**design/flow/design.v**
```verilog
module fixed_point_alu (
    input clk,
    input rst,
    input [1:0] op,           
    input signed [15:0] a,    
    input signed [15:0] b,    
    output reg signed [23:0] out,   
    output reg overflow       
);
    localparam Q8_MAX_POS = 16'sh7FFF;    
    localparam Q8_MAX_NEG = 16'sh8000;    
    localparam Q16_MAX_POS = 24'sh7FFFFF;  
    localparam Q16_MAX_NEG = 24'sh800000;  
    reg signed [31:0] mul_result;   
    reg signed [23:0] add_sub_result;
    always @(posedge clk or posedge rst) begin
        if (rst) begin
            out <= 0;
            overflow <= 0;
        end else begin
            case (op)
                2'b00: begin
                    add_sub_result = a + b;
                    if ((a > 0 && b > 0 && add_sub_result < 0) || 
                        (a < 0 && b < 0 && add_sub_result > 0)) begin
                        overflow <= 1;
                        out <= (a[15] == 1) ? Q16_MAX_NEG : Q16_MAX_POS;
                    end else begin
                        overflow <= 0;
                        out <= { {8{add_sub_result[15]}}, add_sub_result };  
                    end
                end
                2'b01: begin
                    add_sub_result = a - b;
                    if ((a > 0 && b < 0 && add_sub_result < 0) || 
                        (a < 0 && b > 0 && add_sub_result > 0)) begin
                        overflow <= 1;
                        out <= (a[15] == 1) ? Q16_MAX_NEG : Q16_MAX_POS;
                    end else begin
                        overflow <= 0;
                        out <= { {8{add_sub_result[15]}}, add_sub_result };  
                    end
                end
               2'b10: begin
    mul_result = a * b;   
    if ($signed(mul_result[31:8]) > $signed(Q16_MAX_POS)) begin
        overflow <= 1;
        out <= Q16_MAX_POS;
    end else if ($signed(mul_result[31:8]) < $signed(Q16_MAX_NEG)) begin
        overflow <= 1;
        out <= Q16_MAX_NEG;
    end else begin
        overflow <= 0;
        out <= mul_result[31:8];   
    end
end
                2'b11: begin
                    if (b == 0) begin   
                        overflow <= 1;
                        out <= (a[15] == 1) ? Q16_MAX_NEG : Q16_MAX_POS;
                    end else begin
                        out <= (a << 8) / b;
                        overflow <= 0;
                    end
                end
                default: begin
                    out <= 0;
                    overflow <= 0;
                end
            endcase
        end
    end
endmodule
```
**design/flow/run.sh**
```bash
#!/bin/bash
# the make line also repeats each setting of config.mk as NAME=value (left out here)
make -C /OpenROAD-flow-scripts/flow DESIGN_CONFIG=/design/flow/config.mk WORK_HOME=/design/flow/orfs CLKGATE_MAP_FILE= finish
```
**design/flow/config.mk**
```make
export PLATFORM = sky130hd
export DESIGN_NAME = fixed_point_alu
export DESIGN_NICKNAME = fixed_point_alu
export VERILOG_FILES = /design/flow/design.v
export SDC_FILE = /design/flow/constraint.sdc
export NUM_CORES = 4
export LEC_CHECK = 0
export ABC_AREA = 1
export CAP_MARGIN = 0
export CORE_ASPECT_RATIO = 1.57
export CORE_MARGIN = 7
export CORE_UTILIZATION = 58
export CTS_CLUSTER_SIZE = 21
export MAX_ROUTING_LAYER = met4
export MIN_ROUTING_LAYER = met2
export PLACE_DENSITY = 0.75
export SETUP_SLACK_MARGIN = 5.0
export SLEW_MARGIN = 20
export TNS_END_PERCENT = 95
```
**design/flow/constraint.sdc**
```tcl
create_clock -name core_clock -period 76.6 [get_ports {clk}]
set_input_delay 15.3200 -clock core_clock [delete_from_list [all_inputs] [get_ports {clk}]]
set_output_delay 15.3200 -clock core_clock [all_outputs]
set_load 0.01 [all_outputs]
```
==> results.sh, run 1 <==
# implementation run metrics
export IMPL_htree_levels=1
export IMPL_setup_viol=0
export IMPL_required_ns=76.73
export IMPL_critPathMaxStageDelay_ns=0.50
export IMPL_cp_max_fo=24
export IMPL_drc=0
export IMPL_synthArstFlopShare_pct=100.0
export IMPL_firstDrtPassIters=45
export IMPL_path_class="input pin to flop"
export IMPL_cts_sinks=25
export IMPL_grt_pass1_vias=40810
export IMPL_num_nets_final=5273
export IMPL_cts_buffers=3
export IMPL_num_fill_cells=4674
export IMPL_grtUsageTotal_pct=53.52
export IMPL_synth_most_common_cell="nand2_1"
export IMPL_synth_logic_top_family="adder cells"
export IMPL_slew_headroom_pct=25.64
export IMPL_worstSetupEndpoint="out[22]"
export IMPL_synthCells=4407
export IMPL_viasPerCell=7.902
export IMPL_synth_seq_share_pct=2.127
export IMPL_die_h_um=296.2
export IMPL_clkTransAtPathRegs_ns=0.09
export IMPL_path_depth=404
export IMPL_synth_area_sq_mm=0.02941
export IMPL_tns_ns=0
export IMPL_combGateArea_sq_mm=0.02552
export IMPL_common_cells="nand2_1, inv_1, ha_1"
export IMPL_ant_nets=0
export IMPL_fp_utilization_pct=58.66
export IMPL_cp_end_kind="flop"
export IMPL_flop_cell="dfrtp_1"
export IMPL_status="timing/DRC/antenna clean"
export IMPL_drv_slew=0
export IMPL_fmax_mhz=14.76
export IMPL_avgSynthCellArea_sq_um=6.673
export IMPL_startpoint="a[1]"
export IMPL_hold_viol=0
export IMPL_drv_cap=0
export IMPL_io_buffers=60
export IMPL_max_slew_worst_pin_slew_ns=1.114
export IMPL_root_buffer="clkbuf_16"
export IMPL_core_area_sq_mm=0.05013
export IMPL_wl_per_cell_um=19.95
export IMPL_top_area_cell="fa_1"
export IMPL_top_area_share_pct=17.97
export IMPL_ys_sh_adder_pct=35.29
export IMPL_clk_path_buf_depth=2
export IMPL_yosys_mux_area_fraction_pct=0.1702
export IMPL_fin_crit_ns=67.76
export IMPL_dp_hpwl_um=77390
export IMPL_synth_xor_area_share_pct=6.730
export IMPL_yosysWarnings=1
export IMPL_utilization_pct=64.86
export IMPL_drt_iter0_markers=10760
export IMPL_crit_slowest_cell="clkdlybuf4s50_1"
export IMPL_arrival_ns=67.89
export IMPL_flop_area_sq_um=625.6
export IMPL_die_area_sq_mm=0.05737
export IMPL_syn_to_final_growth_pct=10.56
export IMPL_critical_path_top_delay_family="AND-OR/OR-AND gates"
export IMPL_pre_cts_ws_ns=2.022
export IMPL_synth_edff_count=0
export IMPL_crit_path_start_kind="input pin"
export IMPL_die_w_um=193.7
export IMPL_simple_gate_area_share_pct=28.14
export IMPL_synth_flop_count=25
export IMPL_grt_pass1_wl_um=153500
export IMPL_num_vias=41160
export IMPL_cts_tree="done"
export IMPL_floorplan_io_pins=61
export IMPL_num_rows=103
export IMPL_period_used_pct=88.46
export IMPL_overflow=0
export IMPL_grt_max_degree=48
export IMPL_warning_count=45
export IMPL_rsz0062_at_grt="no"
export IMPL_ys_cells=4407
export IMPL_setup_slack_ns=8.837
export IMPL_place_congestion=1.066
export IMPL_antenna_found_initial=2
export IMPL_crit_top_cell="nand2_1"
export IMPL_aoi_share_pct=13.37
export IMPL_wl_um=103900
export IMPL_synth_area_top_cells="fa_1, ha_1, nand2_1"
export IMPL_cp_num_buf_inv=65
export IMPL_netlist_cell_type_count=84
export IMPL_worst_hold_path_type="input pin to async pin"
export IMPL_ys_area_sq_mm=0.02941
-- final cells by class --
cell class,count,area share [%]
multi-input combinational,3436,78.49
inverter,867,10.36
timing repair buffer,228,6.345
tap,630,2.424
sequential,25,1.924
clock buffer,4,0.2424
antenna,14,0.1077
timing repair inverter,5,0.1000
-- repair_timing --
item                                    4_1_cts  5_1_grt
hold buffers                                  0        0
endpoints found under the setup margin       24       24
gates resized                                20      222
buffers inserted                              4      113
cloned                                        4       17
pin swaps                                     1       58
-- metrics by stage --
step	instance area, sq um	hold WS (ns)	cells
finish	32520	15.57	5209
floorplan	29540	15.35	4442
detailed placement	30420	15.81	5053
global placement	30420	16.04	5053
CTS	30630	15.53	5065
global route	32500	15.59	5201
-- routing by layer --
metal | GRT usage, % | wire length (um) | vias up
li1 | - | - | 14120
met1 | - | 0 | 14710
met2 | 66.20 | 48610 | 10180
met3 | 55.42 | 33230 | 2154
met4 | 24.07 | 22090 | 0
met5 | - | 0 | -
==> inputs of run 2 (changes only) <==
Settings changed: CAP_MARGIN 0 to 20, CORE_ASPECT_RATIO 1.57 to unset, CORE_MARGIN 7 to 2, CORE_UTILIZATION 58 to 72, CTS_CLUSTER_DIAMETER set to 190, CTS_CLUSTER_SIZE 21 to 24, MAX_ROUTING_LAYER met4 to unset, MIN_ROUTING_LAYER met2 to unset, PLACE_DENSITY 0.75 to unset, PLACE_DENSITY_LB_ADDON set to 0.2, SETUP_SLACK_MARGIN 5.0 to 3.17, TNS_END_PERCENT 95 to unset.
Clock period 76.6 ns to 13.1 ns, I/O delays scaled along.
==> results.sh, run 2 <==
# physical design summary
export IMPL_status="stopped before the end"
export IMPL_failing_step="clock tree synthesis"
export IMPL_tool_error="[ERROR DPL-0038] Utilization greater than 100%, impossible to legalize"
export IMPL_num_rows=74
export IMPL_synth_logic_top_family="adder cells"
export IMPL_die_area_sq_mm=0.04248
export IMPL_top_area_share_pct=17.97
export IMPL_top_area_cell="fa_1"
export IMPL_yosysWarnings=1
export IMPL_place_congestion=1.117
export IMPL_synth_flop_count=25
export IMPL_simple_gate_area_share_pct=28.14
export IMPL_synth_area_top_cells="fa_1, ha_1, nand2_1"
export IMPL_dp_hpwl_um=112300
export IMPL_io_buffers=60
export IMPL_ys_cells=4407
export IMPL_avgSynthCellArea_sq_um=6.673
export IMPL_netlist_cell_type_count=84
export IMPL_aoi_share_pct=13.37
export IMPL_synthCells=4407
export IMPL_die_w_um=206.1
export IMPL_floorplan_io_pins=61
export IMPL_common_cells="nand2_1, inv_1, ha_1"
export IMPL_ys_area_sq_mm=0.02941
export IMPL_synthArstFlopShare_pct=100.0
export IMPL_synth_xor_area_share_pct=6.730
export IMPL_core_area_sq_mm=0.04055
export IMPL_synth_area_sq_mm=0.02941
export IMPL_synth_most_common_cell="nand2_1"
export IMPL_pre_cts_ws_ns=-41.32
export IMPL_ys_sh_adder_pct=35.29
export IMPL_fp_utilization_pct=72.52
export IMPL_yosys_mux_area_fraction_pct=0.1702
export IMPL_die_h_um=206.1
export IMPL_flop_cell="dfrtp_1"
export IMPL_synth_edff_count=0
export IMPL_synth_seq_share_pct=2.127
-- run 2: per-stage QoR --
stage               instance area (sq um)  instances
floorplan                           30510       4442
global placement                    38910       5977
detailed placement                  38910       5977
==> inputs of run 3 (changes only) <==
Settings changed: CORE_UTILIZATION 72 to 62, CTS_CLUSTER_DIAMETER 190 to 381, CTS_CLUSTER_SIZE 24 to 98, PLACE_DENSITY set to 0.83, PLACE_DENSITY_LB_ADDON 0.2 to unset, SETUP_SLACK_MARGIN 3.17 to unset, TNS_END_PERCENT set to 15.
Clock period 13.1 ns to 38.1 ns, I/O delays scaled along.
==> results.sh, run 3 <==
# physical design summary
export IMPL_synthArstFlopShare_pct=100.0
export IMPL_overflow=1672
export IMPL_num_rows=79
export IMPL_pre_cts_ws_ns=-18.89
export IMPL_cts_sinks=25
export IMPL_aoi_share_pct=13.37
export IMPL_avgSynthCellArea_sq_um=6.673
export IMPL_yosys_mux_area_fraction_pct=0.1702
export IMPL_synth_xor_area_share_pct=6.730
export IMPL_status="stopped before the end"
export IMPL_common_cells="nand2_1, inv_1, ha_1"
export IMPL_htree_levels=1
export IMPL_dp_cells=6070
export IMPL_synth_logic_top_family="adder cells"
export IMPL_simple_gate_area_share_pct=28.14
export IMPL_dp_hpwl_um=90440
export IMPL_die_w_um=221.8
export IMPL_synth_area_sq_mm=0.02941
export IMPL_synthCells=4407
export IMPL_failing_step="global routing"
export IMPL_synth_most_common_cell="nand2_1"
export IMPL_io_buffers=60
export IMPL_die_h_um=221.8
export IMPL_top_area_cell="fa_1"
export IMPL_grtUsageTotal_pct=93.87
export IMPL_synth_edff_count=0
export IMPL_flop_cell="dfrtp_1"
export IMPL_clk_path_buf_depth=2
export IMPL_ys_area_sq_mm=0.02941
export IMPL_synth_flop_count=25
export IMPL_tool_error="[ERROR GRT-0232] Routing congestion too high. Check the congestion heatmap in the GUI."
export IMPL_yosysWarnings=1
export IMPL_fp_utilization_pct=63.04
export IMPL_ys_sh_adder_pct=35.29
export IMPL_root_buffer="clkbuf_16"
export IMPL_synth_seq_share_pct=2.127
export IMPL_core_area_sq_mm=0.04665
export IMPL_synth_area_top_cells="fa_1, ha_1, nand2_1"
export IMPL_floorplan_io_pins=61
export IMPL_top_area_share_pct=17.97
export IMPL_netlist_cell_type_count=84
export IMPL_die_area_sq_mm=0.04919
export IMPL_ys_cells=4407
export IMPL_place_congestion=1.041
export IMPL_cts_buffers=3
-- run 3: stage by stage --
| step | util (%) | cell area, sq um | TNS [ns] | hold WS, ns |
|---|---|---|---|---|
| after floorplan | - | 30250 | -328.04 | 7.647 |
| after global placement | 83.39 | 38910 | -358.90 | 8.027 |
| after detailed placement | 83.39 | 38910 | -441.89 | 8.039 |
| after CTS | 85.62 | 39950 | -384.03 | 7.730 |
-- run 3: repair_timing --
action	in CTS
setup buffers	86
hold buffers	0
gates cloned	2
endpoints found under the setup margin	24
hold endpoints to repair	0
pin swaps	94
resized	94
-- run 3: routing by layer --
metal,global-route usage (%),GRT overflow
met5,64.42,8
met4,100.5,463
met3,82.87,74
met2,107.7,1050
met1,89.37,77
==> inputs of run 4 (changes only) <==
Settings changed: CORE_UTILIZATION 62 to 72, CTS_CLUSTER_DIAMETER 381 to 336, CTS_CLUSTER_SIZE 98 to 33, PLACE_DENSITY 0.83 to unset, PLACE_DENSITY_LB_ADDON set to 0.21, TNS_END_PERCENT 15 to unset.
Clock period 38.1 ns to 56.0 ns, I/O delays scaled along.
==> results.sh, run 4 <==
# physical design summary
export IMPL_die_area_sq_mm=0.04248
export IMPL_ys_cells=4407
export IMPL_yosys_mux_area_fraction_pct=0.1702
export IMPL_core_area_sq_mm=0.04055
export IMPL_netlist_cell_type_count=84
export IMPL_synth_area_top_cells="fa_1, ha_1, nand2_1"
export IMPL_tool_error="[ERROR DPL-0038] Utilization greater than 100%, impossible to legalize"
export IMPL_synth_edff_count=0
export IMPL_synth_most_common_cell="nand2_1"
export IMPL_aoi_share_pct=13.37
export IMPL_ys_area_sq_mm=0.02941
export IMPL_synth_xor_area_share_pct=6.730
export IMPL_place_congestion=1.138
export IMPL_common_cells="nand2_1, inv_1, ha_1"
export IMPL_floorplan_io_pins=61
export IMPL_io_buffers=60
export IMPL_die_w_um=206.1
export IMPL_synth_seq_share_pct=2.127
export IMPL_num_rows=74
export IMPL_status="stopped before the end"
export IMPL_simple_gate_area_share_pct=28.14
export IMPL_avgSynthCellArea_sq_um=6.673
export IMPL_synth_area_sq_mm=0.02941
export IMPL_die_h_um=206.1
export IMPL_top_area_cell="fa_1"
export IMPL_synth_logic_top_family="adder cells"
export IMPL_synth_flop_count=25
export IMPL_failing_step="clock tree synthesis"
export IMPL_top_area_share_pct=17.97
export IMPL_flop_cell="dfrtp_1"
export IMPL_synthCells=4407
export IMPL_synthArstFlopShare_pct=100.0
export IMPL_dp_cells=5901
export IMPL_dp_hpwl_um=104500
export IMPL_ys_sh_adder_pct=35.29
export IMPL_yosysWarnings=1
export IMPL_fp_utilization_pct=72.52
## run 4: per-stage QoR
step | util [%] | setup WS [ns] | hold slack, ns | instance area (sq um)
after floorplan | - | -0.04714 | 11.23 | 30200
after global placement | 93.68 | -0.9982 | 11.93 | 37990
after detailed placement | 93.68 | -6.846 | 11.72 | 37990
==> inputs of run 5 (changes only) <==
Settings changed: ABC_AREA 1 to unset, CORE_ASPECT_RATIO set to 1.26, CTS_CLUSTER_DIAMETER 336 to 323, CTS_CLUSTER_SIZE 33 to 21, MAX_ROUTING_LAYER set to met5, PLACE_DENSITY set to 0.66, PLACE_DENSITY_LB_ADDON 0.21 to unset, SETUP_SLACK_MARGIN set to 5.0, TNS_END_PERCENT set to 5.
Clock period 56.0 ns to 57.9 ns, I/O delays scaled along.
==> results.sh, run 5 <==
# physical design summary
export IMPL_synthArstFlopShare_pct=100.0
export IMPL_io_buffers=60
export IMPL_yosysWarnings=1
export IMPL_synth_logic_top_family="adder cells"
export IMPL_core_area_sq_mm=0.04162
export IMPL_floorplan_io_pins=61
export IMPL_status="stopped before the end"
export IMPL_synth_area_sq_mm=0.03021
export IMPL_tool_error="[ERROR GRT-0116] Global routing finished with congestion. Check the congestion regions in the DRC Viewer."
export IMPL_ys_cells=4031
export IMPL_top_area_share_pct=17.50
export IMPL_place_congestion=1.145
export IMPL_synth_flop_count=25
export IMPL_netlist_cell_type_count=107
export IMPL_ys_area_sq_mm=0.03021
export IMPL_yosys_mux_area_fraction_pct=2.241
export IMPL_grtUsageTotal_pct=88.75
export IMPL_common_cells="nand2_1, ha_1, inv_1"
export IMPL_dp_hpwl_um=93120
export IMPL_hold_buffers=0
export IMPL_flop_cell="dfrtp_1"
export IMPL_synth_seq_share_pct=2.071
export IMPL_synth_area_top_cells="fa_1, ha_1, xnor2_1"
export IMPL_clk_path_buf_depth=2
export IMPL_synthCells=4031
export IMPL_cts_sinks=25
export IMPL_aoi_share_pct=25.40
export IMPL_root_buffer="clkbuf_16"
export IMPL_simple_gate_area_share_pct=20.80
export IMPL_avgSynthCellArea_sq_um=7.493
export IMPL_num_rows=84
export IMPL_die_w_um=186.5
export IMPL_synth_xor_area_share_pct=8.115
export IMPL_failing_step="global routing"
export IMPL_die_h_um=233.9
export IMPL_ys_sh_adder_pct=34.36
export IMPL_synth_edff_count=0
export IMPL_synth_most_common_cell="nand2_1"
export IMPL_top_area_cell="fa_1"
export IMPL_overflow=1627
export IMPL_htree_levels=1
export IMPL_die_area_sq_mm=0.04362
export IMPL_fp_utilization_pct=72.57
export IMPL_cts_buffers=3
export IMPL_dpl_instance_area_sq_mm=0.03342
[run 5: what timing repair did]
action,4_1_cts
buffers inserted,338
endpoints found under the hold margin,0
gates cloned,10
resized,453
setup endpoints to repair,24
pin swaps,306
[run 5: metrics by stage]
stage	setup slack, ns	TNS, ns	std cells	hold WS [ns]
detailed placement	-1.930	-36.69	4676	12.14
floorplan	4.799	0	4066	11.61
CTS	4.058	0	5028	11.84
global placement	-0.6595	-7.135	4675	12.34
[run 5: layer usage]
metal / overflow / GRT usage (%)
met1: 61 / 84.28
met2: 1020 / 109.0
met3: 67 / 71.88
met4: 464 / 94.25
met5: 15 / 49.34
==> inputs of run 6 (changes only) <==
Settings changed: CORE_ASPECT_RATIO 1.26 to unset, CORE_UTILIZATION 72 to 15, CTS_CLUSTER_DIAMETER 323 to unset, CTS_CLUSTER_SIZE 21 to unset, MAX_ROUTING_LAYER met5 to unset, PLACE_DENSITY 0.66 to unset, SETUP_SLACK_MARGIN 5.0 to unset, TNS_END_PERCENT 5 to unset.
Clock period 57.9 ns to 78.6 ns, I/O delays scaled along.
==> results.sh, run 6 <==
# implementation run metrics
export IMPL_wl_um=119700
export IMPL_syn_to_final_growth_pct=13.90
export IMPL_common_cells="nand2_1, ha_1, inv_1"
export IMPL_path_depth=208
export IMPL_dr_wl_met2_um=55550
export IMPL_ys_sh_adder_pct=34.36
export IMPL_simple_gate_area_share_pct=20.80
export IMPL_htree_levels=1
export IMPL_die_h_um=452.7
export IMPL_drc=0
export IMPL_synth_xor_area_share_pct=8.115
export IMPL_status="timing/DRC/antenna clean"
export IMPL_core_area_sq_mm=0.1999
export IMPL_tns_ns=0
export IMPL_die_w_um=452.7
export IMPL_drv_slew=0
export IMPL_synthCells=4031
export IMPL_num_vias=30910
export IMPL_grt_max_degree=42
export IMPL_fp_utilization_pct=15.11
export IMPL_max_slew_worst_pin_slew_ns=1.168
export IMPL_clk_path_buf_depth=2
export IMPL_period_used_pct=95.23
export IMPL_critPathMaxStageDelay_ns=0.87
export IMPL_flop_cell="dfrtp_1"
export IMPL_hold_viol=0
export IMPL_worst_hold_path_type="input pin to async pin"
export IMPL_floorplan_io_pins=61
export IMPL_cts_buffers=3
export IMPL_dpl_instance_area_sq_mm=0.03429
export IMPL_place_congestion=0.9519
export IMPL_cp_num_buf_inv=15
export IMPL_top_area_share_pct=17.50
export IMPL_drv_cap=0
export IMPL_root_buffer="clkbuf_16"
export IMPL_synth_logic_top_family="adder cells"
export IMPL_fin_crit_ns=74.85
export IMPL_top_area_cell="fa_1"
export IMPL_num_nets_final=4755
export IMPL_rsz0062_at_grt="no"
export IMPL_top_layer="met5"
export IMPL_stdcell_area_sq_mm=0.03440
export IMPL_synth_seq_share_pct=2.071
export IMPL_grt_pass1_vias=30570
export IMPL_utilization_pct=17.21
export IMPL_grt_pass1_wl_um=183000
export IMPL_fmax_mhz=13.36
export IMPL_crit_top_cell="ha_1"
export IMPL_m1WireLength_um=50330
export IMPL_synth_flop_count=25
export IMPL_warning_count=45
export IMPL_hold_buffers=0
export IMPL_die_area_sq_mm=0.2050
export IMPL_clkTransAtPathRegs_ns=0.09
export IMPL_avgSynthCellArea_sq_um=7.493
export IMPL_synth_area_top_cells="fa_1, ha_1, xnor2_1"
export IMPL_grtUsageTotal_pct=11.32
export IMPL_netlist_cell_type_count=107
export IMPL_startpoint="a[0]"
export IMPL_yosysWarnings=1
export IMPL_io_buffers=60
export IMPL_worstSetupEndpoint="out[6]"
export IMPL_synth_most_common_cell="nand2_1"
export IMPL_firstDrtPassIters=6
export IMPL_aoi_share_pct=25.40
export IMPL_critical_path_top_delay_family="AND-OR/OR-AND gates"
export IMPL_wl_per_cell_um=17.84
export IMPL_cts_sinks=25
export IMPL_viasPerCell=4.608
export IMPL_synthArstFlopShare_pct=100.0
export IMPL_yosys_mux_area_fraction_pct=2.241
export IMPL_ys_area_sq_mm=0.03021
export IMPL_synth_area_sq_mm=0.03021
export IMPL_synth_edff_count=0
export IMPL_required_ns=78.78
export IMPL_crit_slowest_cell="o31ai_2"
export IMPL_num_rows=164
export IMPL_crit_path_start_kind="input pin"
export IMPL_pre_cts_ws_ns=3.585
export IMPL_overflow=0
export IMPL_cts_tree="done"
export IMPL_arrival_ns=75.03
export IMPL_cp_end_kind="flop"
export IMPL_path_class="input pin to flop"
export IMPL_cp_max_fo=28
export IMPL_antenna_found_initial=2
export IMPL_setup_slack_ns=3.746
export IMPL_dp_hpwl_um=96200
export IMPL_ys_cells=4031
export IMPL_wl_met3_um=7993
export IMPL_setup_viol=0
export IMPL_drt_iter0_markers=2816
export IMPL_ant_nets=0
export IMPL_slew_headroom_pct=21.69
-- run 6: area by class of cell --
cell class	instances	area [sq um]
antenna	4	10.01
clock buffer	4	78.83
fill	22700	165500
inverter	395	1483
multi-input combinational	3491	27750
sequential	25	625.6
tap	2656	3323
timing repair buffer	132	1131
-- run 6: through the flow --
step	cells	hold slack (ns)
floorplan	4066	15.75
global placement	6699	16.17
detailed placement	6699	16.18
CTS	6703	15.84
global route	6704	15.87
finish	6707	15.82
-- run 6: per-layer routing --
metal / global-route usage, % / vias up
met3: 0.9369 / 245
met5: 0 / -
met2: 19.07 / 1275
li1: - / 14280
met4: 4.927 / 2
met1: 14.71 / 15110
-- run 6: timing repair --
item / CTS / global route
endpoints found under the setup margin: 0 / 24
buffers inserted: 0 / 0
hold endpoints to repair: 0 / 0
resized: 0 / 6
==> inputs of run 7 (changes only) <==
Settings changed: ABC_AREA set to 1, CORE_ASPECT_RATIO set to 0.93, CORE_UTILIZATION 15 to 67, CTS_CLUSTER_DIAMETER set to 139, CTS_CLUSTER_SIZE set to 95, TNS_END_PERCENT set to 15.
Clock period 78.6 ns to 36.7 ns, I/O delays scaled along.
==> results.sh, run 7 <==
# physical design summary
export IMPL_status="stopped before the end"
export IMPL_failing_step="global routing"
export IMPL_tool_error="[ERROR GRT-0116] Global routing finished with congestion. Check the congestion regions in the DRC Viewer."
export IMPL_die_h_um=206.0
export IMPL_yosys_mux_area_fraction_pct=0.1702
export IMPL_synth_most_common_cell="nand2_1"
export IMPL_synth_xor_area_share_pct=6.730
export IMPL_synth_flop_count=25
export IMPL_aoi_share_pct=13.37
export IMPL_num_rows=74
export IMPL_ys_cells=4407
export IMPL_htree_levels=1
export IMPL_dpl_instance_area_sq_mm=0.03882
export IMPL_core_area_sq_mm=0.04361
export IMPL_top_area_share_pct=17.97
export IMPL_ys_sh_adder_pct=35.29
export IMPL_yosysWarnings=1
export IMPL_synth_logic_top_family="adder cells"
export IMPL_floorplan_io_pins=61
export IMPL_top_area_cell="fa_1"
export IMPL_cts_sinks=25
export IMPL_common_cells="nand2_1, inv_1, ha_1"
export IMPL_avgSynthCellArea_sq_um=6.673
export IMPL_cts_buffers=3
export IMPL_hold_buffers=0
export IMPL_synth_area_sq_mm=0.02941
export IMPL_root_buffer="clkbuf_16"
export IMPL_synth_area_top_cells="fa_1, ha_1, nand2_1"
export IMPL_synthCells=4407
export IMPL_io_buffers=60
export IMPL_dp_hpwl_um=93750
export IMPL_synth_seq_share_pct=2.127
export IMPL_netlist_cell_type_count=84
export IMPL_simple_gate_area_share_pct=28.14
export IMPL_clk_path_buf_depth=2
export IMPL_synthArstFlopShare_pct=100.0
export IMPL_ys_area_sq_mm=0.02941
export IMPL_grtUsageTotal_pct=92.62
export IMPL_die_w_um=221.3
export IMPL_overflow=1208
export IMPL_die_area_sq_mm=0.04559
export IMPL_synth_edff_count=0
export IMPL_place_congestion=1.049
export IMPL_flop_cell="dfrtp_1"
export IMPL_fp_utilization_pct=67.44
-- run 7: through the flow --
stage / cells / setup WS [ns] / hold WS (ns) / TNS, ns
after CTS: 6320 / -17.12 / 7.436 / -398.35
after detailed placement: 6030 / -20.35 / 7.764 / -476.22
after global placement: 6030 / -16.60 / 7.758 / -385.91
after floorplan: 4442 / -15.42 / 7.367 / -354.92
-- run 7: what timing repair did --
item,4_1_cts
endpoints found under the setup margin,24
cloned,2
gates resized,259
pin swaps,259
setup buffers,284
-- run 7: routing by layer --
| metal | GRT usage (%) | overflow |
|---|---|---|
| met5 | 61.61 | 7 |
| met4 | 100.3 | 358 |
| met3 | 82.34 | 51 |
| met2 | 106.7 | 717 |
| met1 | 87.49 | 75 |
==> inputs of run 8 (changes only) <==
Settings changed: CAP_MARGIN 20 to 0, CELL_PAD_IN_SITES_DETAIL_PLACEMENT set to 2, CELL_PAD_IN_SITES_GLOBAL_PLACEMENT set to 2, CORE_ASPECT_RATIO 0.93 to unset, CORE_UTILIZATION 67 to 40, CTS_CLUSTER_DIAMETER 139 to unset, CTS_CLUSTER_SIZE 95 to unset, GPL_ROUTABILITY_DRIVEN set to 0, GPL_TIMING_DRIVEN set to 0, HOLD_SLACK_MARGIN set to -0.04, MAX_ROUTING_LAYER set to met4, PLACE_DENSITY_LB_ADDON set to 0.15, SETUP_SLACK_MARGIN set to -2.0, SLEW_MARGIN 20 to 5.
Clock period 36.7 ns to 60.0 ns, I/O delays scaled along.
==> results.sh, run 8 <==
# physical design summary
export IMPL_status="stopped before the end"
export IMPL_failing_step="clock tree synthesis"
export IMPL_tool_error="[ERROR DPL-0033] detailed placement checks failed during check placement."
export IMPL_synth_flop_count=25
export IMPL_ys_cells=4407
export IMPL_die_h_um=275.2
export IMPL_fp_utilization_pct=40.38
export IMPL_synth_area_sq_mm=0.02941
export IMPL_common_cells="nand2_1, inv_1, ha_1"
export IMPL_synth_most_common_cell="nand2_1"
export IMPL_yosysWarnings=1
export IMPL_dpl_instance_area_sq_mm=0.03138
export IMPL_simple_gate_area_share_pct=28.14
export IMPL_yosys_mux_area_fraction_pct=0.1702
export IMPL_core_area_sq_mm=0.07283
export IMPL_synthArstFlopShare_pct=100.0
export IMPL_ys_sh_adder_pct=35.29
export IMPL_die_w_um=275.2
export IMPL_netlist_cell_type_count=84
export IMPL_synth_logic_top_family="adder cells"
export IMPL_die_area_sq_mm=0.07571
export IMPL_synth_xor_area_share_pct=6.730
export IMPL_top_area_share_pct=17.97
export IMPL_ys_area_sq_mm=0.02941
export IMPL_avgSynthCellArea_sq_um=6.673
export IMPL_top_area_cell="fa_1"
export IMPL_dp_hpwl_um=112600
export IMPL_aoi_share_pct=13.37
export IMPL_num_rows=99
export IMPL_synth_area_top_cells="fa_1, ha_1, nand2_1"
export IMPL_synth_seq_share_pct=2.127
export IMPL_synth_edff_count=0
export IMPL_flop_cell="dfrtp_1"
export IMPL_io_buffers=60
export IMPL_synthCells=4407
export IMPL_floorplan_io_pins=61
==> run 8: stage by stage <==
stage | worst slack [ns] | hold slack [ns] | util [%] | instances
3_5_place_dp | -14.86 | 12.72 | 43.08 | 5463
3_3_place_gp | -13.37 | 12.67 | 43.03 | 5461
2_1_floorplan | 0.3631 | 12.03 | - | 4442
==> inputs of run 9 (changes only) <==
Settings changed: CAP_MARGIN 0 to 20, CELL_PAD_IN_SITES_DETAIL_PLACEMENT 2 to 1, CELL_PAD_IN_SITES_GLOBAL_PLACEMENT 2 to unset, CORE_ASPECT_RATIO set to 0.88, CORE_MARGIN 2 to 5, CORE_UTILIZATION 40 to 72, GPL_ROUTABILITY_DRIVEN 0 to 1, GPL_TIMING_DRIVEN 0 to unset, HOLD_SLACK_MARGIN -0.04 to 0.27, MAX_ROUTING_LAYER met4 to unset, PLACE_DENSITY set to 0.57, PLACE_DENSITY_LB_ADDON 0.15 to unset, SETUP_SLACK_MARGIN -2.0 to unset, SLEW_MARGIN 5 to 25, TNS_END_PERCENT 15 to 40.
Clock period 60.0 ns to 70.4 ns, I/O delays scaled along.
==> results.sh, run 9 <==
# physical design summary
export IMPL_ys_cells=4407
export IMPL_synth_seq_share_pct=2.127
export IMPL_flop_cell="dfrtp_1"
export IMPL_place_congestion=1.061
export IMPL_common_cells="nand2_1, inv_1, ha_1"
export IMPL_fp_utilization_pct=72.79
export IMPL_synth_most_common_cell="nand2_1"
export IMPL_core_area_sq_mm=0.04040
export IMPL_io_buffers=60
export IMPL_synthArstFlopShare_pct=100.0
export IMPL_synth_area_top_cells="fa_1, ha_1, nand2_1"
export IMPL_status="stopped before the end"
export IMPL_simple_gate_area_share_pct=28.14
export IMPL_ys_area_sq_mm=0.02941
export IMPL_top_area_share_pct=17.97
export IMPL_yosys_mux_area_fraction_pct=0.1702
export IMPL_yosysWarnings=1
export IMPL_synth_logic_top_family="adder cells"
export IMPL_aoi_share_pct=13.37
export IMPL_num_rows=69
export IMPL_die_h_um=199.6
export IMPL_synthCells=4407
export IMPL_floorplan_io_pins=61
export IMPL_die_w_um=225.4
export IMPL_avgSynthCellArea_sq_um=6.673
export IMPL_die_area_sq_mm=0.04500
export IMPL_synth_area_sq_mm=0.02941
export IMPL_ys_sh_adder_pct=35.29
export IMPL_netlist_cell_type_count=84
export IMPL_synth_edff_count=0
export IMPL_synth_xor_area_share_pct=6.730
export IMPL_top_area_cell="fa_1"
export IMPL_failing_step="detailed placement"
export IMPL_tool_error="[ERROR DPL-0033] detailed placement checks failed during check placement."
export IMPL_synth_flop_count=25
## run 9: metrics by stage
step / cells
after floorplan: 4442
after global placement: 4964
==> inputs of run 10 (changes only) <==
Settings changed: ABC_AREA 1 to unset, CELL_PAD_IN_SITES_DETAIL_PLACEMENT 1 to unset, CORE_ASPECT_RATIO 0.88 to 1.26, CORE_UTILIZATION 72 to 56, CTS_CLUSTER_DIAMETER set to 241, CTS_CLUSTER_SIZE set to 89, GPL_ROUTABILITY_DRIVEN 1 to unset, HOLD_SLACK_MARGIN 0.27 to 0.23, MAX_ROUTING_LAYER set to met5, PLACE_DENSITY 0.57 to 0.41, SETUP_SLACK_MARGIN set to -1.81, SLEW_MARGIN 25 to 20, TNS_END_PERCENT 40 to 5.
Clock period 70.4 ns to 57.9 ns, I/O delays scaled along.
==> results.sh, run 10 <==
# implementation run metrics
export IMPL_num_vias=35140
export IMPL_floorplan_io_pins=61
export IMPL_synth_logic_top_family="adder cells"
export IMPL_slew_headroom_pct=24.57
export IMPL_grt_max_degree=35
export IMPL_flop_cell="dfrtp_1"
export IMPL_die_h_um=270.7
export IMPL_drc=0
export IMPL_cts_tree="done"
export IMPL_avgSynthCellArea_sq_um=7.493
export IMPL_core_area_sq_mm=0.05337
export IMPL_top_area_cell="fa_1"
export IMPL_synth_xor_area_share_pct=8.115
export IMPL_cp_num_buf_inv=25
export IMPL_synth_flop_count=25
export IMPL_status="finished with violations"
export IMPL_max_slew_worst_pin_slew_ns=1.125
export IMPL_num_rows=95
export IMPL_clkTransAtPathRegs_ns=0.10
export IMPL_clk_path_buf_depth=2
export IMPL_fin_crit_ns=58.27
export IMPL_wl_um=130100
export IMPL_firstDrtPassIters=7
export IMPL_cts_buffers=3
export IMPL_synthArstFlopShare_pct=100.0
export IMPL_place_congestion=1.098
export IMPL_worst_hold_path_type="input pin to async pin"
export IMPL_io_buffers=60
export IMPL_violations="setup timing"
export IMPL_setup_slack_ns=-0.3718
export IMPL_cts_sinks=25
export IMPL_grt_pass1_vias=36040
export IMPL_warning_count=47
export IMPL_drt_iter0_markers=3514
export IMPL_path_class="input pin to flop"
export IMPL_setup_viol=18
export IMPL_crit_slowest_cell="or4_4"
export IMPL_ys_sh_adder_pct=34.36
export IMPL_common_cells="nand2_1, ha_1, inv_1"
export IMPL_htree_levels=1
export IMPL_overflow=0
export IMPL_cp_end_kind="flop"
export IMPL_worstSetupEndpoint="out[10]"
export IMPL_period_used_pct=100.6
export IMPL_num_nets_final=5389
export IMPL_die_w_um=216.9
export IMPL_die_area_sq_mm=0.05871
export IMPL_yosys_mux_area_fraction_pct=2.241
export IMPL_aoi_share_pct=25.40
export IMPL_critical_path_top_delay_family="AND-OR/OR-AND gates"
export IMPL_fmax_mhz=17.16
export IMPL_viasPerCell=6.555
export IMPL_grt_pass1_wl_um=196200
export IMPL_num_fill_cells=4361
export IMPL_top_area_share_pct=17.50
export IMPL_crit_path_start_kind="input pin"
export IMPL_synthCells=4031
export IMPL_ys_cells=4031
export IMPL_synth_edff_count=0
export IMPL_arrival_ns=58.41
export IMPL_drv_cap=0
export IMPL_netlist_cell_type_count=107
export IMPL_drv_slew=0
export IMPL_root_buffer="clkbuf_16"
export IMPL_fp_utilization_pct=56.60
export IMPL_dp_hpwl_um=104900
export IMPL_synth_area_sq_mm=0.03021
export IMPL_required_ns=58.04
export IMPL_syn_to_final_growth_pct=25.65
export IMPL_utilization_pct=71.11
export IMPL_path_depth=219
export IMPL_synth_area_top_cells="fa_1, ha_1, xnor2_1"
export IMPL_synth_most_common_cell="nand2_1"
export IMPL_cp_max_fo=20
export IMPL_ant_nets=0
export IMPL_yosysWarnings=1
export IMPL_hold_buffers=0
export IMPL_simple_gate_area_share_pct=20.80
export IMPL_synth_seq_share_pct=2.071
export IMPL_hold_viol=0
export IMPL_grtUsageTotal_pct=42.08
export IMPL_ys_area_sq_mm=0.03021
export IMPL_startpoint="a[6]"
export IMPL_critPathMaxStageDelay_ns=0.61
export IMPL_wl_per_cell_um=24.27
export IMPL_antenna_found_initial=2
run 10: timing repair:
action | CTS | global route
pin swaps | 0 | 69
gates resized | 24 | 220
endpoints found under the hold margin | 0 | 0
setup endpoints to repair | 24 | 24
buffers inserted | 0 | 35
run 10: cell type report:
type	count	area, sq um	area share (%)
flip-flops and latches	25	625.6	1.648
well taps	679	849.6	2.239
clock inverters	1	7.507	0.01978
repair buffers	766	5984	15.77
clock buffers	3	75.07	0.1978
inverters	395	1483	3.907
multi-input cells	3491	28920	76.21
diodes	1	2.502	0.006594
run 10: per-layer routing:
layer / up-vias / part of all wire [%] / global-route usage, % / wire (um)
met1: 16620 / 34 / 46.24 / 44370
met4: 0 / 11 / 35.10 / 14430
met3: 825 / 9.3 / 7.660 / 12150
met2: 2165 / 45 / 70.31 / 59170
met5: - / 0 / 0 / 0
li1: 15540 / - / - / -
run 10: through the flow:
step	std cells	hold slack [ns]	area (sq um)	TNS, ns	setup WS, ns
floorplan	4066	11.61	30370	-37.48	-1.745
global placement	5322	12.16	36430	-33.22	-1.982
detailed placement	5322	12.15	36430	-61.22	-3.156
CTS	5326	11.82	36620	-36.50	-1.802
global route	5360	11.85	37950	-47.84	-2.305
finish	5361	11.85	37950	-2.321	-0.3718
==> inputs of run 11 (changes only) <==
Settings changed: ABC_AREA set to 0, CELL_PAD_IN_SITES_GLOBAL_PLACEMENT set to 2, CORE_ASPECT_RATIO 1.26 to unset, CORE_MARGIN 5 to 10, CORE_UTILIZATION 56 to 40, CTS_CLUSTER_DIAMETER 241 to 258, CTS_CLUSTER_SIZE 89 to 70, GPL_ROUTABILITY_DRIVEN set to 0, HOLD_SLACK_MARGIN 0.23 to unset, MAX_ROUTING_LAYER met5 to unset, MIN_ROUTING_LAYER set to met2, PLACE_DENSITY 0.41 to unset, SETUP_SLACK_MARGIN -1.81 to 5.0, SLEW_MARGIN 20 to 5, TNS_END_PERCENT 5 to 35.
Clock period 57.9 ns to 78.7 ns, I/O delays scaled along.
==> results.sh, run 11 <==
# implementation run metrics
export IMPL_status="timing/DRC/antenna clean"
export IMPL_period_used_pct=91.72
export IMPL_hold_buffers=0
export IMPL_fmax_mhz=13.85
export IMPL_tns_ns=0
export IMPL_synth_seq_share_pct=2.071
export IMPL_path_class="input pin to flop"
export IMPL_ant_nets=0
export IMPL_antenna_found_initial=2
export IMPL_root_buffer="clkbuf_16"
export IMPL_overflow=0
export IMPL_warning_count=48
export IMPL_ys_cells=4031
export IMPL_dpl_instance_area_sq_mm=0.03228
export IMPL_netlist_cell_type_count=107
export IMPL_fp_utilization_pct=40.44
export IMPL_aoi_share_pct=25.40
export IMPL_htree_levels=1
export IMPL_die_h_um=294.8
export IMPL_rsz0062_at_grt="no"
export IMPL_required_ns=78.85
export IMPL_cts_sinks=25
export IMPL_synth_area_top_cells="fa_1, ha_1, xnor2_1"
export IMPL_startpoint="a[1]"
export IMPL_critPathMaxStageDelay_ns=0.93
export IMPL_synth_flop_count=25
export IMPL_die_w_um=294.8
export IMPL_synth_most_common_cell="nand2_1"
export IMPL_worst_hold_path_type="input pin to async pin"
export IMPL_cts_buffers=3
export IMPL_cp_end_kind="flop"
export IMPL_num_nets_final=4796
export IMPL_dp_cells=5025
export IMPL_io_buffers=60
export IMPL_arrival_ns=72.33
export IMPL_clk_path_buf_depth=2
export IMPL_flop_cell="dfrtp_1"
export IMPL_grt_pass1_wl_um=206300
export IMPL_max_slew_worst_pin_slew_ns=1.196
export IMPL_avgSynthCellArea_sq_um=7.493
export IMPL_simple_gate_area_share_pct=20.80
export IMPL_drv_cap=0
export IMPL_synth_area_sq_mm=0.03021
export IMPL_hold_viol=0
export IMPL_crit_slowest_cell="a21oi_1"
export IMPL_ys_area_sq_mm=0.03021
export IMPL_top_area_cell="fa_1"
export IMPL_crit_path_start_kind="input pin"
export IMPL_grt_pass1_vias=47490
export IMPL_drt_iter0_markers=10680
export IMPL_setup_viol=0
export IMPL_num_rows=100
export IMPL_synth_edff_count=0
export IMPL_synth_logic_top_family="adder cells"
export IMPL_yosys_mux_area_fraction_pct=2.241
export IMPL_synth_xor_area_share_pct=8.115
export IMPL_grt_max_degree=42
export IMPL_fin_crit_ns=72.18
export IMPL_yosysWarnings=1
export IMPL_wl_per_cell_um=27.47
export IMPL_path_depth=218
export IMPL_stdcell_area_sq_mm=0.03317
export IMPL_layout_cells_non_filler=5078
export IMPL_cp_max_fo=28
export IMPL_whs_ns=15.82
export IMPL_wl_um=139500
export IMPL_synthArstFlopShare_pct=100.0
export IMPL_crit_top_cell="ha_1"
export IMPL_firstDrtPassIters=28
export IMPL_syn_to_final_growth_pct=9.830
export IMPL_num_vias=43780
export IMPL_cts_tree="done"
export IMPL_core_area_sq_mm=0.07470
export IMPL_dp_hpwl_um=102800
export IMPL_ys_sh_adder_pct=34.36
export IMPL_floorplan_io_pins=61
export IMPL_viasPerCell=8.622
export IMPL_slew_headroom_pct=19.25
export IMPL_synthCells=4031
export IMPL_clkTransAtPathRegs_ns=0.11
export IMPL_drc=0
export IMPL_die_area_sq_mm=0.08690
export IMPL_cp_num_buf_inv=19
export IMPL_critical_path_top_delay_family="AND-OR/OR-AND gates"
export IMPL_drv_slew=0
export IMPL_common_cells="nand2_1, ha_1, inv_1"
export IMPL_worstSetupEndpoint="out[14]"
export IMPL_top_area_share_pct=17.50
export IMPL_grtUsageTotal_pct=47.98
## run 11: routing by layer
layer  share of wire [%]  global-route usage (%)  routed length [um]  vias up
met3                  41                   63.76               57850     2050
li1                    -                       -                   -    14240
met2                  43                   53.08               60270    12520
met4                  13                   14.46               18520      131
met5                 2.0                   30.34                2856        -
met1                   0                       -                   0    14840
## run 11: through the flow
stage | utilization, % | setup WS, ns
2_1_floorplan | - | 13.45
3_3_place_gp | 43.20 | 4.586
3_5_place_dp | 43.21 | 3.169
4_1_cts | 43.37 | 5.036
5_1_grt | 44.36 | 4.631
6_report | 44.41 | 6.515
## run 11: area by class of cell
| class | instances | area (sq um) |
|---|---|---|
| Timing Repair Buffer | 173 | 1439 |
| Sequential cell | 25 | 625.6 |
| Clock buffer | 3 | 75.07 |
| Clock inverter | 1 | 5.005 |
| Multi-Input combinational cell | 3491 | 28270 |
| Fill cell | 7632 | 41520 |
| Antenna cell | 21 | 52.55 |
| Inverter | 395 | 1494 |
| Tap cell | 969 | 1212 |
## run 11: what timing repair did
item	4_1_cts	5_1_grt
setup buffers	0	24
resized	10	110
endpoints found under the setup margin	24	24
pin swaps	0	13
==> inputs of run 12 (changes only) <==
Settings changed: ABC_AREA 0 to 1, CELL_PAD_IN_SITES_GLOBAL_PLACEMENT 2 to unset, CORE_ASPECT_RATIO set to 1.26, CORE_MARGIN 10 to 2, CORE_UTILIZATION 40 to 72, CTS_CLUSTER_DIAMETER 258 to 214, CTS_CLUSTER_SIZE 70 to 74, GPL_ROUTABILITY_DRIVEN 0 to unset, MAX_ROUTING_LAYER set to met4, MIN_ROUTING_LAYER met2 to unset, PLACE_DENSITY set to 0.57, SETUP_SLACK_MARGIN 5.0 to -0.94, SLEW_MARGIN 5 to 20, TNS_END_PERCENT 35 to 95.
Clock period 78.7 ns to 22.0 ns, I/O delays scaled along.
==> results.sh, run 12 <==
# physical design summary
export IMPL_avgSynthCellArea_sq_um=6.673
export IMPL_floorplan_io_pins=61
export IMPL_synth_area_top_cells="fa_1, ha_1, nand2_1"
export IMPL_simple_gate_area_share_pct=28.14
export IMPL_ys_sh_adder_pct=35.29
export IMPL_die_w_um=184.1
export IMPL_die_area_sq_mm=0.04249
export IMPL_num_rows=83
export IMPL_tool_error="[ERROR DPL-0038] Utilization greater than 100%, impossible to legalize"
export IMPL_ys_cells=4407
export IMPL_top_area_share_pct=17.97
export IMPL_synth_edff_count=0
export IMPL_synth_most_common_cell="nand2_1"
export IMPL_ys_area_sq_mm=0.02941
export IMPL_die_h_um=230.9
export IMPL_top_area_cell="fa_1"
export IMPL_common_cells="nand2_1, inv_1, ha_1"
export IMPL_place_congestion=1.121
export IMPL_yosys_mux_area_fraction_pct=0.1702
export IMPL_synth_xor_area_share_pct=6.730
export IMPL_core_area_sq_mm=0.04050
export IMPL_synthArstFlopShare_pct=100.0
export IMPL_synth_seq_share_pct=2.127
export IMPL_dp_hpwl_um=110200
export IMPL_aoi_share_pct=13.37
export IMPL_flop_cell="dfrtp_1"
export IMPL_dp_cells=5990
export IMPL_fp_utilization_pct=72.61
export IMPL_failing_step="clock tree synthesis"
export IMPL_io_buffers=60
export IMPL_dpl_instance_area_sq_mm=0.03918
export IMPL_netlist_cell_type_count=84
export IMPL_yosysWarnings=1
export IMPL_status="stopped before the end"
export IMPL_synth_area_sq_mm=0.02941
export IMPL_synth_flop_count=25
export IMPL_synth_logic_top_family="adder cells"
export IMPL_synthCells=4407
[run 12: stage by stage]
stage               utilization [%]  setup WS, ns
detailed placement            96.73        -34.08
global placement              96.73        -28.08
floorplan                         -        -26.91
==> inputs of run 13 (changes only) <==
Settings changed: ABC_AREA 1 to unset, CAP_MARGIN 20 to 40, CORE_UTILIZATION 72 to 68, CTS_CLUSTER_DIAMETER 214 to 337, CTS_CLUSTER_SIZE 74 to 21, MAX_ROUTING_LAYER met4 to met5, PLACE_DENSITY 0.57 to 0.62, SETUP_SLACK_MARGIN -0.94 to -2.0.
Clock period 22.0 ns to 53.1 ns, I/O delays scaled along.
==> results.sh, run 13 <==
# physical design summary
export IMPL_overflow=1023
export IMPL_status="stopped before the end"
export IMPL_die_h_um=240.6
export IMPL_synth_edff_count=0
export IMPL_dpl_instance_area_sq_mm=0.04030
export IMPL_ys_sh_adder_pct=34.36
export IMPL_synth_seq_share_pct=2.071
export IMPL_place_congestion=1.156
export IMPL_avgSynthCellArea_sq_um=7.493
export IMPL_synth_most_common_cell="nand2_1"
export IMPL_yosys_mux_area_fraction_pct=2.241
export IMPL_num_rows=86
export IMPL_netlist_cell_type_count=107
export IMPL_fp_utilization_pct=68.97
export IMPL_floorplan_io_pins=61
export IMPL_die_w_um=191.8
export IMPL_flop_cell="dfrtp_1"
export IMPL_synth_area_sq_mm=0.03021
export IMPL_synth_flop_count=25
export IMPL_root_buffer="clkbuf_16"
export IMPL_synth_logic_top_family="adder cells"
export IMPL_tool_error="[ERROR GRT-0116] Global routing finished with congestion. Check the congestion regions in the DRC Viewer."
export IMPL_yosysWarnings=1
export IMPL_synthArstFlopShare_pct=100.0
export IMPL_core_area_sq_mm=0.04379
export IMPL_hold_buffers=0
export IMPL_cts_sinks=25
export IMPL_cts_buffers=3
export IMPL_die_area_sq_mm=0.04613
export IMPL_ys_area_sq_mm=0.03021
export IMPL_failing_step="global routing"
export IMPL_simple_gate_area_share_pct=20.80
export IMPL_common_cells="nand2_1, ha_1, inv_1"
export IMPL_pre_cts_ws_ns=-5.578
export IMPL_io_buffers=60
export IMPL_aoi_share_pct=25.40
export IMPL_grtUsageTotal_pct=89.61
export IMPL_top_area_share_pct=17.50
export IMPL_synthCells=4031
export IMPL_ys_cells=4031
export IMPL_synth_area_top_cells="fa_1, ha_1, xnor2_1"
export IMPL_htree_levels=1
export IMPL_clk_path_buf_depth=2
export IMPL_dp_hpwl_um=114300
export IMPL_synth_xor_area_share_pct=8.115
export IMPL_top_area_cell="fa_1"
==> run 13: repair_timing <==
| action | CTS |
|---|---|
| setup buffers | 59 |
| endpoints found under the setup margin | 24 |
| cloned | 1 |
| pin swaps | 57 |
| resized | 157 |
==> run 13: metrics by stage <==
| step | hold slack [ns] | cells | util (%) |
|---|---|---|---|
| 4_1_cts | 10.74 | 5777 | 94.70 |
| 3_5_place_dp | 11.03 | 5718 | 92.01 |
| 3_3_place_gp | 11.33 | 5715 | 91.90 |
| 2_1_floorplan | 10.65 | 4066 | - |
==> run 13: metal layers <==
| layer | GRT overflow | GRT usage, % |
|---|---|---|
| met1 | 32 | 85.24 |
| met2 | 667 | 104.9 |
| met3 | 26 | 77.68 |
| met4 | 295 | 95.87 |
| met5 | 3 | 50.53 |
==> inputs of run 14 (changes only) <==
Settings changed: ABC_AREA set to 1, CAP_MARGIN 40 to 20, CORE_ASPECT_RATIO 1.26 to unset, CORE_UTILIZATION 68 to 62, CTS_CLUSTER_DIAMETER 337 to 332, CTS_CLUSTER_SIZE 21 to 96, MAX_ROUTING_LAYER met5 to unset, PLACE_DENSITY 0.62 to 0.83, SETUP_SLACK_MARGIN -2.0 to unset, TNS_END_PERCENT 95 to 5.
Clock period 53.1 ns to 27.1 ns, I/O delays scaled along.
==> results.sh, run 14 <==
# physical design summary
export IMPL_status="stopped before the end"
export IMPL_failing_step="global routing"
export IMPL_tool_error="[ERROR GRT-0232] Routing congestion too high. Check the congestion heatmap in the GUI."
export IMPL_yosys_mux_area_fraction_pct=0.1702
export IMPL_ys_area_sq_mm=0.02941
export IMPL_synthArstFlopShare_pct=100.0
export IMPL_netlist_cell_type_count=84
export IMPL_core_area_sq_mm=0.04665
export IMPL_synth_most_common_cell="nand2_1"
export IMPL_floorplan_io_pins=61
export IMPL_cts_sinks=25
export IMPL_io_buffers=60
export IMPL_cts_buffers=3
export IMPL_pre_cts_ws_ns=-27.90
export IMPL_synth_edff_count=0
export IMPL_synthCells=4407
export IMPL_common_cells="nand2_1, inv_1, ha_1"
export IMPL_synth_logic_top_family="adder cells"
export IMPL_aoi_share_pct=13.37
export IMPL_ys_sh_adder_pct=35.29
export IMPL_synth_area_top_cells="fa_1, ha_1, nand2_1"
export IMPL_simple_gate_area_share_pct=28.14
export IMPL_place_congestion=1.070
export IMPL_num_rows=79
export IMPL_synth_area_sq_mm=0.02941
export IMPL_clk_path_buf_depth=2
export IMPL_root_buffer="clkbuf_16"
export IMPL_htree_levels=1
export IMPL_avgSynthCellArea_sq_um=6.673
export IMPL_die_h_um=221.8
export IMPL_dp_hpwl_um=89820
export IMPL_die_area_sq_mm=0.04919
export IMPL_overflow=618
export IMPL_die_w_um=221.8
export IMPL_ys_cells=4407
export IMPL_grtUsageTotal_pct=85.96
export IMPL_top_area_cell="fa_1"
export IMPL_synth_xor_area_share_pct=6.730
export IMPL_fp_utilization_pct=63.04
export IMPL_yosysWarnings=1
export IMPL_synth_flop_count=25
export IMPL_flop_cell="dfrtp_1"
export IMPL_top_area_share_pct=17.97
export IMPL_synth_seq_share_pct=2.127
==> run 14: stage by stage <==
| step | util (%) | area, sq um | cells |
|---|---|---|---|
| after global placement | 82.81 | 38630 | 6063 |
| after floorplan | - | 30080 | 4442 |
| after detailed placement | 82.81 | 38630 | 6063 |
| after CTS | 85.94 | 40100 | 6193 |
==> run 14: per-layer routing <==
| layer | overflow | GRT usage (%) |
|---|---|---|
| met1 | 32 | 83.41 |
| met5 | 2 | 50.05 |
| met2 | 396 | 98.71 |
| met4 | 171 | 88.80 |
| met3 | 17 | 76.50 |
==> run 14: repair_timing <==
action,CTS
setup endpoints to repair,24
cloned,1
hold buffers,0
gates resized,119
buffers inserted,125
pin swaps,122
==> inputs of run 15 (changes only) <==
Settings changed: CAP_MARGIN 20 to 0, CORE_UTILIZATION 62 to 72, CTS_CLUSTER_DIAMETER 332 to 381, CTS_CLUSTER_SIZE 96 to 98, PLACE_DENSITY 0.83 to unset, SETUP_SLACK_MARGIN set to 3.94, TNS_END_PERCENT 5 to 15.
Clock period 27.1 ns to 70.3 ns, I/O delays scaled along.
==> results.sh, run 15 <==
# implementation run metrics
export IMPL_num_nets_final=5323
export IMPL_num_rows=74
export IMPL_required_ns=70.47
export IMPL_cts_buffers=3
export IMPL_tns_ns=0
export IMPL_die_h_um=206.1
export IMPL_period_used_pct=91.64
export IMPL_overflow=0
export IMPL_crit_top_cell="nand2_1"
export IMPL_dp_cells=4962
export IMPL_drt_iter0_markers=3474
export IMPL_grtUsageTotal_pct=41.91
export IMPL_combGateArea_sq_mm=0.02622
export IMPL_clk_path_buf_depth=2
export IMPL_warning_count=47
export IMPL_synthCells=4407
export IMPL_floorplan_io_pins=61
export IMPL_critPathMaxStageDelay_ns=0.54
export IMPL_wl_um=97030
export IMPL_path_depth=396
export IMPL_grt_pass1_vias=27950
export IMPL_crit_slowest_cell="nor4_1"
export IMPL_cts_tree="done"
export IMPL_core_area_sq_mm=0.04055
export IMPL_firstDrtPassIters=7
export IMPL_ys_sh_adder_pct=35.29
export IMPL_grt_pass1_wl_um=141000
export IMPL_worstSetupEndpoint="out[14]"
export IMPL_ant_nets=0
export IMPL_max_slew_worst_pin_slew_ns=1.017
export IMPL_worst_hold_path_type="input pin to async pin"
export IMPL_dp_hpwl_um=69080
export IMPL_drc=0
export IMPL_yosysWarnings=1
export IMPL_drv_cap=0
export IMPL_top_area_cell="fa_1"
export IMPL_grt_max_degree=34
export IMPL_synth_logic_top_family="adder cells"
export IMPL_cts_sinks=25
export IMPL_num_vias=30970
export IMPL_flop_area_sq_um=625.6
export IMPL_clkTransAtPathRegs_ns=0.08
export IMPL_num_fill_cells=2838
export IMPL_hold_viol=0
export IMPL_common_cells="nand2_1, inv_1, ha_1"
export IMPL_syn_to_final_growth_pct=14.47
export IMPL_simple_gate_area_share_pct=28.14
export IMPL_synth_flop_count=25
export IMPL_fp_utilization_pct=72.52
export IMPL_arrival_ns=64.60
export IMPL_aoi_share_pct=13.37
export IMPL_hold_buffers=0
export IMPL_root_buffer="clkbuf_16"
export IMPL_antenna_found_initial=3
export IMPL_startpoint="b[9]"
export IMPL_synth_area_sq_mm=0.02941
export IMPL_status="timing/DRC/antenna clean"
export IMPL_utilization_pct=83.01
export IMPL_synth_xor_area_share_pct=6.730
export IMPL_viasPerCell=6.015
export IMPL_synth_seq_share_pct=2.127
export IMPL_slew_headroom_pct=31.70
export IMPL_synth_area_top_cells="fa_1, ha_1, nand2_1"
export IMPL_ys_cells=4407
export IMPL_cp_num_buf_inv=60
export IMPL_synth_most_common_cell="nand2_1"
export IMPL_critical_path_top_delay_family="simple AND/OR/NAND/NOR gates"
export IMPL_synth_edff_count=0
export IMPL_ys_area_sq_mm=0.02941
export IMPL_yosys_mux_area_fraction_pct=0.1702
export IMPL_fmax_mhz=15.52
export IMPL_avgSynthCellArea_sq_um=6.673
export IMPL_setup_viol=0
export IMPL_rsz0062_at_grt="no"
export IMPL_drv_slew=0
export IMPL_die_w_um=206.1
export IMPL_layout_cells_non_filler=5149
export IMPL_io_buffers=60
export IMPL_fin_crit_ns=64.42
export IMPL_cp_max_fo=19
export IMPL_die_area_sq_mm=0.04248
export IMPL_top_area_share_pct=17.97
export IMPL_wl_per_cell_um=18.85
export IMPL_place_congestion=1.070
export IMPL_flop_cell="dfrtp_1"
export IMPL_synthArstFlopShare_pct=100.0
export IMPL_netlist_cell_type_count=84
export IMPL_crit_path_start_kind="input pin"
export IMPL_htree_levels=1
export IMPL_cp_end_kind="flop"
export IMPL_path_class="input pin to flop"
run 15: area by class of cell:
type                            instances  area share (%)
Clock inverter                          1         0.02230
Clock buffer                            3          0.2230
Tap cell                              532           1.977
Timing Repair Buffer                  283           7.935
Sequential cell                        25           1.858
Multi-Input combinational cell       3431           77.89
Antenna cell                            2         0.01487
Inverter                              867           9.987
Timing Repair inverter                  5         0.09663
run 15: metal layers:
metal | part of all wire, % | GRT usage (%) | vias to the layer above | routed length (um)
met2 | 45 | 67.38 | 1846 | 43350
met3 | 11 | 7.364 | 485 | 11010
met4 | 6.1 | 19.77 | 4 | 5967
li1 | - | - | 14320 | -
met1 | 38 | 54.76 | 14320 | 36690
met5 | 0.022 | 0 | - | 21
run 15: repair_timing:
action                     in CTS  in global routing
setup buffers                  15                143
gates cloned                    7                 16
pin swaps                       7                142
gates resized                  42                359
setup endpoints to repair      24                 24
run 15: stage by stage:
stage | setup slack, ns | hold WS, ns | instance area, sq um
after floorplan | 8.603 | 14.09 | 29540
after global placement | 1.517 | 14.46 | 30340
after detailed placement | -0.07559 | 14.47 | 30340
after CTS | 3.999 | 14.17 | 30710
after global routing | 2.305 | 14.19 | 33660
final | 5.877 | 14.15 | 33660
==> inputs of run 16 (changes only) <==
Settings changed: CAP_MARGIN 0 to 20, CORE_ASPECT_RATIO set to 1.44, CORE_UTILIZATION 72 to 69, CTS_CLUSTER_DIAMETER 381 to 332, CTS_CLUSTER_SIZE 98 to 96, PLACE_DENSITY set to 0.37, SETUP_SLACK_MARGIN 3.94 to unset, TNS_END_PERCENT 15 to 5.
Clock period 70.3 ns to 34.2 ns, I/O delays scaled along.
==> results.sh, run 16 <==
# physical design summary
export IMPL_cts_sinks=25
export IMPL_overflow=2381
export IMPL_synth_edff_count=0
export IMPL_dp_cells=5996
export IMPL_clk_path_buf_depth=2
export IMPL_htree_levels=1
export IMPL_tool_error="[ERROR GRT-0116] Global routing finished with congestion. Check the congestion regions in the DRC Viewer."
export IMPL_synth_area_sq_mm=0.02941
export IMPL_flop_cell="dfrtp_1"
export IMPL_ys_cells=4407
export IMPL_synth_seq_share_pct=2.127
export IMPL_synthCells=4407
export IMPL_netlist_cell_type_count=84
export IMPL_die_h_um=251.7
export IMPL_status="stopped before the end"
export IMPL_yosys_mux_area_fraction_pct=0.1702
export IMPL_root_buffer="clkbuf_16"
export IMPL_ys_area_sq_mm=0.02941
export IMPL_avgSynthCellArea_sq_um=6.673
export IMPL_top_area_share_pct=17.97
export IMPL_top_area_cell="fa_1"
export IMPL_simple_gate_area_share_pct=28.14
export IMPL_synth_flop_count=25
export IMPL_die_w_um=176.0
export IMPL_dpl_instance_area_sq_mm=0.03851
export IMPL_floorplan_io_pins=61
export IMPL_synth_xor_area_share_pct=6.730
export IMPL_failing_step="global routing"
export IMPL_dp_hpwl_um=100400
export IMPL_io_buffers=60
export IMPL_num_rows=90
export IMPL_common_cells="nand2_1, inv_1, ha_1"
export IMPL_pre_cts_ws_ns=-23.05
export IMPL_die_area_sq_mm=0.04432
export IMPL_grtUsageTotal_pct=95.04
export IMPL_ys_sh_adder_pct=35.29
export IMPL_cts_buffers=3
export IMPL_synth_most_common_cell="nand2_1"
export IMPL_fp_utilization_pct=70.02
export IMPL_synth_area_top_cells="fa_1, ha_1, nand2_1"
export IMPL_core_area_sq_mm=0.04200
export IMPL_yosysWarnings=1
export IMPL_synth_logic_top_family="adder cells"
export IMPL_aoi_share_pct=13.37
export IMPL_synthArstFlopShare_pct=100.0
export IMPL_place_congestion=1.134
-- run 16: stage by stage --
stage / TNS (ns) / hold slack (ns)
2_1_floorplan: -410.94 / 6.867
3_3_place_gp: -452.58 / 7.537
3_5_place_dp: -541.29 / 7.545
4_1_cts: -456.40 / 7.255
-- run 16: timing repair --
action	4_1_cts
gates resized	172
setup buffers	172
pin swaps	149
endpoints found under the setup margin	24
hold buffers	0
-- run 16: metal layers --
layer	GRT overflow	track usage (%)
met5	4	50.90
met4	519	106.0
met3	35	76.28
met2	1762	118.6
met1	61	86.15
